## try-onyx
==> flow/design.v <==
module  rgb_hsv(
	input                         clk,
	input                         rst,	
	input	     [7:0]            rgb_r,
	input	     [7:0]            rgb_g,
	input	     [7:0]            rgb_b,	
	output reg [8:0] 			  hsv_h, 
	output reg [7:0] 			  hsv_s, 
	output reg [7:0] 			  hsv_v  
);
reg [7:0] top; 
reg [13:0] top_60; 
reg [2:0] rgb_se;
reg [2:0] rgb_se_n; 
reg [7:0] max; 
reg [7:0] min; 
reg [7:0] max_min; 
reg [7:0] hsv_s_m;
reg [7:0] max_n;
reg [7:0] division; 
wire r_g, r_b, g_b;
assign r_g = (rgb_r > rgb_g)? 1'b1:1'b0; 
assign r_b = (rgb_r > rgb_b)? 1'b1:1'b0; 
assign g_b = (rgb_g > rgb_b)? 1'b1:1'b0; 
always @ (posedge clk or negedge rst)
begin
	if (!rst)
	begin
		max <= 8'd0;
		min <= 8'd0;
		top <= 8'd0;
		rgb_se <= 3'b010;
	end
	else 
	begin
	case ({r_g,r_b,g_b})
	3'b000:
			begin 
			max <= rgb_b;
			min <= rgb_r;
			top <= rgb_g - rgb_r; 
			rgb_se <= 3'b000;
			end
	3'b001:
			begin 
			max <= rgb_g;
			min <= rgb_r;
			top <= rgb_b - rgb_r; 
			rgb_se <= 3'b001;
			end
	3'b011:
			begin 
			max <= rgb_g;
			min <= rgb_b;
			top <= rgb_r - rgb_b; 
			rgb_se <= 3'b011;
			end
	3'b100:
			begin 
			max <= rgb_b;
			min <= rgb_g;
			top <= rgb_r - rgb_g; 
			rgb_se <= 3'b100;
			end
	3'b110:
			begin 
			max <= rgb_r;
			min <= rgb_g;
			top <= rgb_b - rgb_g; 
			rgb_se <= 3'b110;
			end
	3'b111:
			begin 
			max <= rgb_r;
			min <= rgb_b;
			top <= rgb_g - rgb_b; 
			rgb_se <= 3'b111;
			end
	default
			begin
			max <= 8'd0;
			min <= 8'd0;
			top <= 8'd0;
			rgb_se <= 3'b010;
			end
	endcase
end
end
always @ (posedge clk or negedge rst)
begin
	if (!rst)
		begin
		top_60 <= 14'd0;
		rgb_se_n <= 3'b010;
		max_min <= 8'd0;
		max_n <= 8'd0;
		end
	else
		begin
		top_60 <= {top,6'b000000} - {top,2'b00}; 
		rgb_se_n <= rgb_se;
		max_min <= max - min;
		max_n <= max;
		end
end
always @ (*)
begin
	division = (max_min > 8'd0) ? top_60 / max_min : 8'd240; 
end
always @ (posedge clk or negedge rst)
begin
	if (!rst)
		hsv_h <= 9'd0;
	else 
	begin
	case (rgb_se_n)
	3'b000:
			hsv_h <= 9'd240 - division; 
	3'b001:
			hsv_h <= 9'd120 + division; 
	3'b011:
			hsv_h <= 9'd120 - division; 
	3'b100:
			hsv_h <= 9'd240 + division; 
	3'b110:
			hsv_h <= 9'd360 - division; 
	3'b111:
			hsv_h <= division; 
	default
			hsv_h <= 9'd0;
	endcase
end
end
always @ (*)
begin
	hsv_s_m = (max_n > 8'd0)? ((max_min == max_n) ? 8'd255 : {max_min[7:0],8'b00000000} / max_n) : 8'd0;
end
always@(posedge clk or negedge rst)
begin
	if (!rst)
      hsv_s <= 8'd0;
	else
	hsv_s <= hsv_s_m;
end
always@(posedge clk or negedge rst)
begin
  if (!rst)
  hsv_v <= 8'd0;
  else
  hsv_v <= max_n;
 end
endmodule
module HSVComparator (
    input   clk,
    input wire [8:0] hsv_get_h, hsv_get_s, hsv_get_v,
    input wire [8:0] hsv_set_h, hsv_set_s, hsv_set_v,
    input wire [2:0] threshold_level,
    output reg [1:0] similar_flag  
);
parameter THRESHOLD1_H = 60, THRESHOLD1_S = 32, THRESHOLD1_V = 32;   
parameter THRESHOLD2_H = 15, THRESHOLD2_S = 8,  THRESHOLD2_V = 8;  
parameter THRESHOLD3_H = 10, THRESHOLD3_S = 5,  THRESHOLD3_V = 5;  
parameter THRESHOLD4_H = 5,  THRESHOLD4_S = 3,  THRESHOLD4_V = 3;   
reg [8:0] h_diff, s_diff, v_diff;
function [8:0] abs_diff;
    input [8:0] a, b;
    if (a > b) begin
        abs_diff = a - b;
    end else begin
        abs_diff = b - a;
    end
endfunction
always @(posedge clk) begin
    similar_flag <= 2'b0;  
    h_diff = abs_diff(hsv_get_h, hsv_set_h);
    s_diff = abs_diff(hsv_get_s, hsv_set_s);
    v_diff = abs_diff(hsv_get_v, hsv_set_v);
    if (h_diff > 180) begin
        h_diff = 360 - h_diff;
    end
    if ({hsv_set_h,hsv_set_s,hsv_set_v} == 24'b0)begin
        similar_flag <= 2'b10;
    end
    else begin
    case(threshold_level)
        3'b000: begin  
            if (h_diff <= THRESHOLD1_H && s_diff <= THRESHOLD1_S && v_diff <= THRESHOLD1_V) begin
                similar_flag <= 2'b01;  
            end
        end
        3'b001: begin  
            if (h_diff <= THRESHOLD2_H && s_diff <= THRESHOLD2_S && v_diff <= THRESHOLD2_V) begin
                similar_flag <= 2'b01;  
            end
        end
        3'b010: begin  
            if (h_diff <= THRESHOLD3_H && s_diff <= THRESHOLD3_S && v_diff <= THRESHOLD3_V) begin
                similar_flag <= 2'b01;  
            end
        end
        3'b111: begin  
            if (h_diff <= THRESHOLD4_H && s_diff <= THRESHOLD4_S && v_diff <= THRESHOLD4_V) begin
                similar_flag <= 2'b01;  
            end
        end
        default: ;  
    endcase 
    end
end
endmodule
module color_match (
    input  wire       clk,
    input  wire       rst_n,
    input  wire [7:0] get_r,
    input  wire [7:0] get_g,
    input  wire [7:0] get_b,
    input  wire [7:0] set_r,
    input  wire [7:0] set_g,
    input  wire [7:0] set_b,
    input  wire [2:0] threshold_level,
    output wire [8:0] get_h,
    output wire [7:0] get_s,
    output wire [7:0] get_v,
    output wire [8:0] set_h,
    output wire [7:0] set_s,
    output wire [7:0] set_v,
    output wire [1:0] similar_flag
);
    rgb_hsv rgb_hsv_get_inst (
        .clk   (clk),
        .rst   (rst_n),
        .rgb_r (get_r),
        .rgb_g (get_g),
        .rgb_b (get_b),
        .hsv_h (get_h),
        .hsv_s (get_s),
        .hsv_v (get_v)
    );
    rgb_hsv rgb_hsv_set_inst (
        .clk   (clk),
        .rst   (rst_n),
        .rgb_r (set_r),
        .rgb_g (set_g),
        .rgb_b (set_b),
        .hsv_h (set_h),
        .hsv_s (set_s),
        .hsv_v (set_v)
    );
    HSVComparator HSVComparator_inst (
        .clk             (clk),
        .hsv_get_h       (get_h),
        .hsv_get_s       ({1'b0, get_s}),
        .hsv_get_v       ({1'b0, get_v}),
        .hsv_set_h       (set_h),
        .hsv_set_s       ({1'b0, set_s}),
        .hsv_set_v       ({1'b0, set_v}),
        .threshold_level (threshold_level),
        .similar_flag    (similar_flag)
    );
endmodule
make LEC_CHECK=0 CAP_MARGIN=20 CELL_PAD_IN_SITES_GLOBAL_PLACEMENT=1 CORE_MARGIN=3 CORE_UTILIZATION=51 CTS_CLUSTER_SIZE=45 GPL_ROUTABILITY_DRIVEN=1 MAX_ROUTING_LAYER=met5 MIN_ROUTING_LAYER=met1 SLEW_MARGIN=20 TNS_END_PERCENT=25 finish   # period 28.0 ns
run.sh (not shown) runs the stock make flow with config.mk's settings and CLKGATE_MAP_FILE=.
Looking at the reports, try-onyx completed the entire flow and the layout it produced met the timing, DRC and antenna checks.
Changes in try-umber relative to try-onyx:
==> flow/config.mk <==
export PLATFORM = sky130hd
export DESIGN_NAME = color_match
export DESIGN_NICKNAME = color_match
export VERILOG_FILES = /design/flow/design.v
export SDC_FILE = /design/flow/constraint.sdc
export NUM_CORES = 4
export LEC_CHECK = 0
export CAP_MARGIN = 20
export CORE_MARGIN = 2
export CORE_UTILIZATION = 65
export MAX_ROUTING_LAYER = met4
export PLACE_DENSITY = 0.6
export SETUP_SLACK_MARGIN = 3.64
export SLEW_MARGIN = 20
[summary]
No crash in try-umber: every stage finished, but the layout fails its final checks due to negative setup slack. When the final numbers for try-umber and try-onyx were put side by side, the count of antenna diodes in the layout turned out to be greater in try-umber. Detailed-router iteration count before antenna repair sits higher in try-umber than in try-onyx. Instance count along the most critical hold path came out exactly the same in try-umber and try-onyx.
Here is what was changed in the inputs of try-sierra compared with try-umber.
--- a/flow/config.mk
+++ b/flow/config.mk
@@ -12,2 +12 @@
-export PLACE_DENSITY = 0.6
-export SETUP_SLACK_MARGIN = 3.64
+export SETUP_SLACK_MARGIN = 4.43
==> flow/constraint.sdc <==
create_clock -name core_clock -period 29.3 [get_ports {clk}]
set_input_delay 5.8600 -clock core_clock [delete_from_list [all_inputs] [get_ports {clk}]]
set_output_delay 5.8600 -clock core_clock [all_outputs]
set_load 0.01 [all_outputs]
==> results <==
Every stage of try-sierra finished as expected; the final checks, on the other hand, flagged negative setup slack, which means the layout fails.
Diff try-sierra..try-umber | area fraction in full adders, half adders and majority gates | unchanged
try-sierra gives less global-route usage than try-umber did.
Weighted congestion reported at the end of routability-driven placement (try-sierra vs. try-umber) decreases by a few percent
try-sierra against try-umber: post-synthesis share of cell area spent on and-or and or-and gates did not really move, length in cells of the worst reg-to-reg path rose 1.4%, layout net count shows a reduction of about 0.8%, number of enable flip-flop cells barely changed.
Sort try-umber and try-sierra by slack of the critical path, ascending, and try-umber comes first.
Relative to try-umber, post-cts gate resize count increased by 2.3% in try-sierra.
Relative to try-umber, the first-pass GRT wire length measured on try-sierra has decreased by a few percent.

========
RTL: the design.v shown in full above, as it stands there.
export LEC_CHECK = 0
export ABC_AREA = 1
export CAP_MARGIN = 20
export CORE_MARGIN = 2
export CORE_UTILIZATION = 71
export CTS_CLUSTER_DIAMETER = 236
export CTS_CLUSTER_SIZE = 33
export HOLD_SLACK_MARGIN = -0.1
export PLACE_DENSITY = 0.95
export SLEW_MARGIN = 20
create_clock -name core_clock -period 18.3 [get_ports {clk}]
The first run never finished: it broke off in clock tree synthesis on DPL-0038.
Then changed:
==> flow/config.mk (replaced) <==
export PLATFORM = sky130hd
export DESIGN_NAME = color_match
export DESIGN_NICKNAME = color_match
export VERILOG_FILES = /design/flow/design.v
export SDC_FILE = /design/flow/constraint.sdc
export NUM_CORES = 4
export LEC_CHECK = 0
export CAP_MARGIN = 20
export CORE_MARGIN = 2
export CORE_UTILIZATION = 40
export PLACE_DENSITY = 0.6
export SLEW_MARGIN = 20
==> flow/constraint.sdc (replaced) <==
create_clock -name core_clock -period 27.2 [get_ports {clk}]
set_input_delay 5.4400 -clock core_clock [delete_from_list [all_inputs] [get_ports {clk}]]
set_output_delay 5.4400 -clock core_clock [all_outputs]
set_load 0.01 [all_outputs]
Result: This time the run produced a clean layout; synthesized cell count goes down by about 15%; die area goes up by 77%; area after synthesis goes up by about 0.7%.
Then changed:
--- a/flow/config.mk
+++ b/flow/config.mk
@@ -9,4 +9,5 @@
 export CORE_MARGIN = 2
-export CORE_UTILIZATION = 40
-export PLACE_DENSITY = 0.6
+export CORE_UTILIZATION = 56
+export SETUP_SLACK_MARGIN = 4.39
 export SLEW_MARGIN = 20
+export TNS_END_PERCENT = 5
==> flow/constraint.sdc (replaced) <==
create_clock -name core_clock -period 15.1 [get_ports {clk}]
set_input_delay 3.0200 -clock core_clock [delete_from_list [all_inputs] [get_ports {clk}]]
set_output_delay 3.0200 -clock core_clock [all_outputs]
set_load 0.01 [all_outputs]
What happened: The changed run completed, yet does not pass: negative setup slack. Flip-flop count is unchanged. Count of clock-buffer cells in the layout does not change. Hold slack gains 3.1 ps. Clock skew went down by 7.4 ps.
Then changed:
--- a/flow/config.mk
+++ b/flow/config.mk
@@ -9,5 +9,7 @@
 export CORE_MARGIN = 2
-export CORE_UTILIZATION = 56
+export CORE_UTILIZATION = 72
+export CTS_CLUSTER_DIAMETER = 25
+export CTS_CLUSTER_SIZE = 37
+export MAX_ROUTING_LAYER = met4
 export SETUP_SLACK_MARGIN = 4.39
 export SLEW_MARGIN = 20
-export TNS_END_PERCENT = 5
==> flow/constraint.sdc (replaced) <==
create_clock -name core_clock -period 29.6 [get_ports {clk}]
set_input_delay 5.9200 -clock core_clock [delete_from_list [all_inputs] [get_ports {clk}]]
set_output_delay 5.9200 -clock core_clock [all_outputs]
set_load 0.01 [all_outputs]
What happened: Now the flow did not get past global routing; die size came out lower by 22%; synthesized area stays the same; synthesized cell count does not change.

========
Starts from the design.v that is shown in full above.
==> flow/config.mk <==
export PLATFORM = sky130hd
export DESIGN_NAME = color_match
export DESIGN_NICKNAME = color_match
export VERILOG_FILES = /design/flow/design.v
export SDC_FILE = /design/flow/constraint.sdc
export NUM_CORES = 4
export LEC_CHECK = 0
export CAP_MARGIN = 20
export CORE_MARGIN = 2
export CORE_UTILIZATION = 40
export HOLD_SLACK_MARGIN = -0.06
export PLACE_DENSITY = 0.6
export SETUP_SLACK_MARGIN = -2.0
export SLEW_MARGIN = 20
export TNS_END_PERCENT = 60
==> flow/constraint.sdc <==
create_clock -name core_clock -period 28.0 [get_ports {clk}]
set_input_delay 5.6000 -clock core_clock [delete_from_list [all_inputs] [get_ports {clk}]]
set_output_delay 5.6000 -clock core_clock [all_outputs]
set_load 0.01 [all_outputs]
The starting point finished but fails on setup timing.
Then changed:
- HOLD_SLACK_MARGIN: -0.06 -> unset
- SETUP_SLACK_MARGIN: -2.0 -> unset
- TNS_END_PERCENT: 60 -> unset
Outcome: The new run finished with timing, DRC and antenna clean; critical path depth grows by 3; global-route usage is about the same; final cell count is higher by 2.0%; final area rises by 5.3%; clock skew came out lower by 0.0039 ns.
Then changed:
- CORE_ASPECT_RATIO: unset -> 1.22
- SETUP_SLACK_MARGIN: unset -> -2.0
- TNS_END_PERCENT: unset -> 60
Effect:
- This time the run produced a layout that fails on setup timing
- routed wire length shrinks by about 2.7%
- global-route usage climbs by 0.24 points
- count of clock-buffer cells in the layout stays the same
- non-clock buffer count decreases by 83
Then changed:
- ABC_AREA: unset -> 0
- CORE_ASPECT_RATIO: 1.22 -> unset
- CORE_UTILIZATION: 40 -> 48
- CTS_CLUSTER_DIAMETER: unset -> 344
- CTS_CLUSTER_SIZE: unset -> 100
- PLACE_DENSITY: 0.6 -> unset
- SETUP_SLACK_MARGIN: -2.0 -> unset
- TNS_END_PERCENT: 60 -> 35
Outcome: The changed run passed the timing, DRC and antenna checks; register-to-register slack improved by 1.3 ns; count of clock-buffer cells in the layout is unchanged; worst hold slack degrades by 0.0091 ns; global-route usage climbs by 4.5 points; cell count goes down slightly; clock skew goes down by 0.0057 ns; design area increases by a few percent; utilization goes up by 11 points; critical path depth is lower by 7.

========
RTL: the design.v shown in full above, as it stands there.
export LEC_CHECK = 0
export ABC_AREA = 1
export CAP_MARGIN = 20
export CORE_MARGIN = 2
export CORE_UTILIZATION = 72
export CTS_CLUSTER_DIAMETER = 340
export CTS_CLUSTER_SIZE = 37
export HOLD_SLACK_MARGIN = -0.1
export PLACE_DENSITY = 0.66
export SLEW_MARGIN = 20
create_clock -name core_clock -period 22.7 [get_ports {clk}]
The starting point never finished: it broke off in global routing (ODB-0269).
Edit:
Settings changed: CORE_UTILIZATION 72 to 70, MAX_ROUTING_LAYER set to met4, PLACE_DENSITY 0.66 to 0.6.
=> The changed run completed, yet does not pass: setup timing; synthesized cell count is unchanged; area after synthesis is unchanged; die size grows by 2.8%.
Edit:
Settings changed: ABC_AREA 1 to unset, CORE_UTILIZATION 70 to 44, CTS_CLUSTER_DIAMETER 340 to unset, CTS_CLUSTER_SIZE 37 to unset, HOLD_SLACK_MARGIN -0.1 to unset, MAX_ROUTING_LAYER met4 to unset.
Clock period 22.7 ns to 27.2 ns, I/O delays scaled along.
Result:
- This time the run completed without violations
- clock-buffer cell count goes down by 1
- hold slack degrades by 0.019 ns
- register-to-register slack improves by 3.8 ns
- wire length goes down by 20%
- non-clock buffer count goes down by 85
- area after synthesis goes up by 0.72%
Edit:
Settings changed: ABC_AREA set to 1, CORE_UTILIZATION 44 to 59, CTS_CLUSTER_DIAMETER set to 340, CTS_CLUSTER_SIZE set to 37.
Clock period 27.2 ns to 22.7 ns, I/O delays scaled along.
- With this change the flow reached the layout checks and failed them: setup timing
- maximum frequency grows by about 14%
- non-clock buffer count grows by 164
- critical path depth grows by 36
- wire length shrinks by 0.88%
- setup slack is worse by 1.3 ns
- clock-buffer cell count grows by 1
- global-route usage grows by 6.3 points
- cell count grows by 13%
- synthesized cell count grows by about 17%
- clock skew shrinks by 0.0088 ns
Edit:
Settings changed: ABC_AREA 1 to unset, CORE_UTILIZATION 59 to 72, CTS_CLUSTER_DIAMETER 340 to unset, PLACE_DENSITY 0.6 to unset, SETUP_SLACK_MARGIN set to 4.43.
Clock period 22.7 ns to 29.6 ns, I/O delays scaled along.
After rerunning: The new run aborted during global routing; synthesized cell count falls by 15%; die size falls by 17%; area after synthesis rises by 0.72%.
Edit:
Settings changed: ABC_AREA set to 1, CTS_CLUSTER_DIAMETER set to 179, CTS_CLUSTER_SIZE 37 to 100, PLACE_DENSITY set to 0.39, SETUP_SLACK_MARGIN 4.43 to unset.
Clock period 29.6 ns to 25.7 ns, I/O delays scaled along.
Result: The new run ran to the end with no violations. Synthesized cell count is higher by 17%. Area after synthesis went down by about 0.7%. Die area goes down by 0.70%.
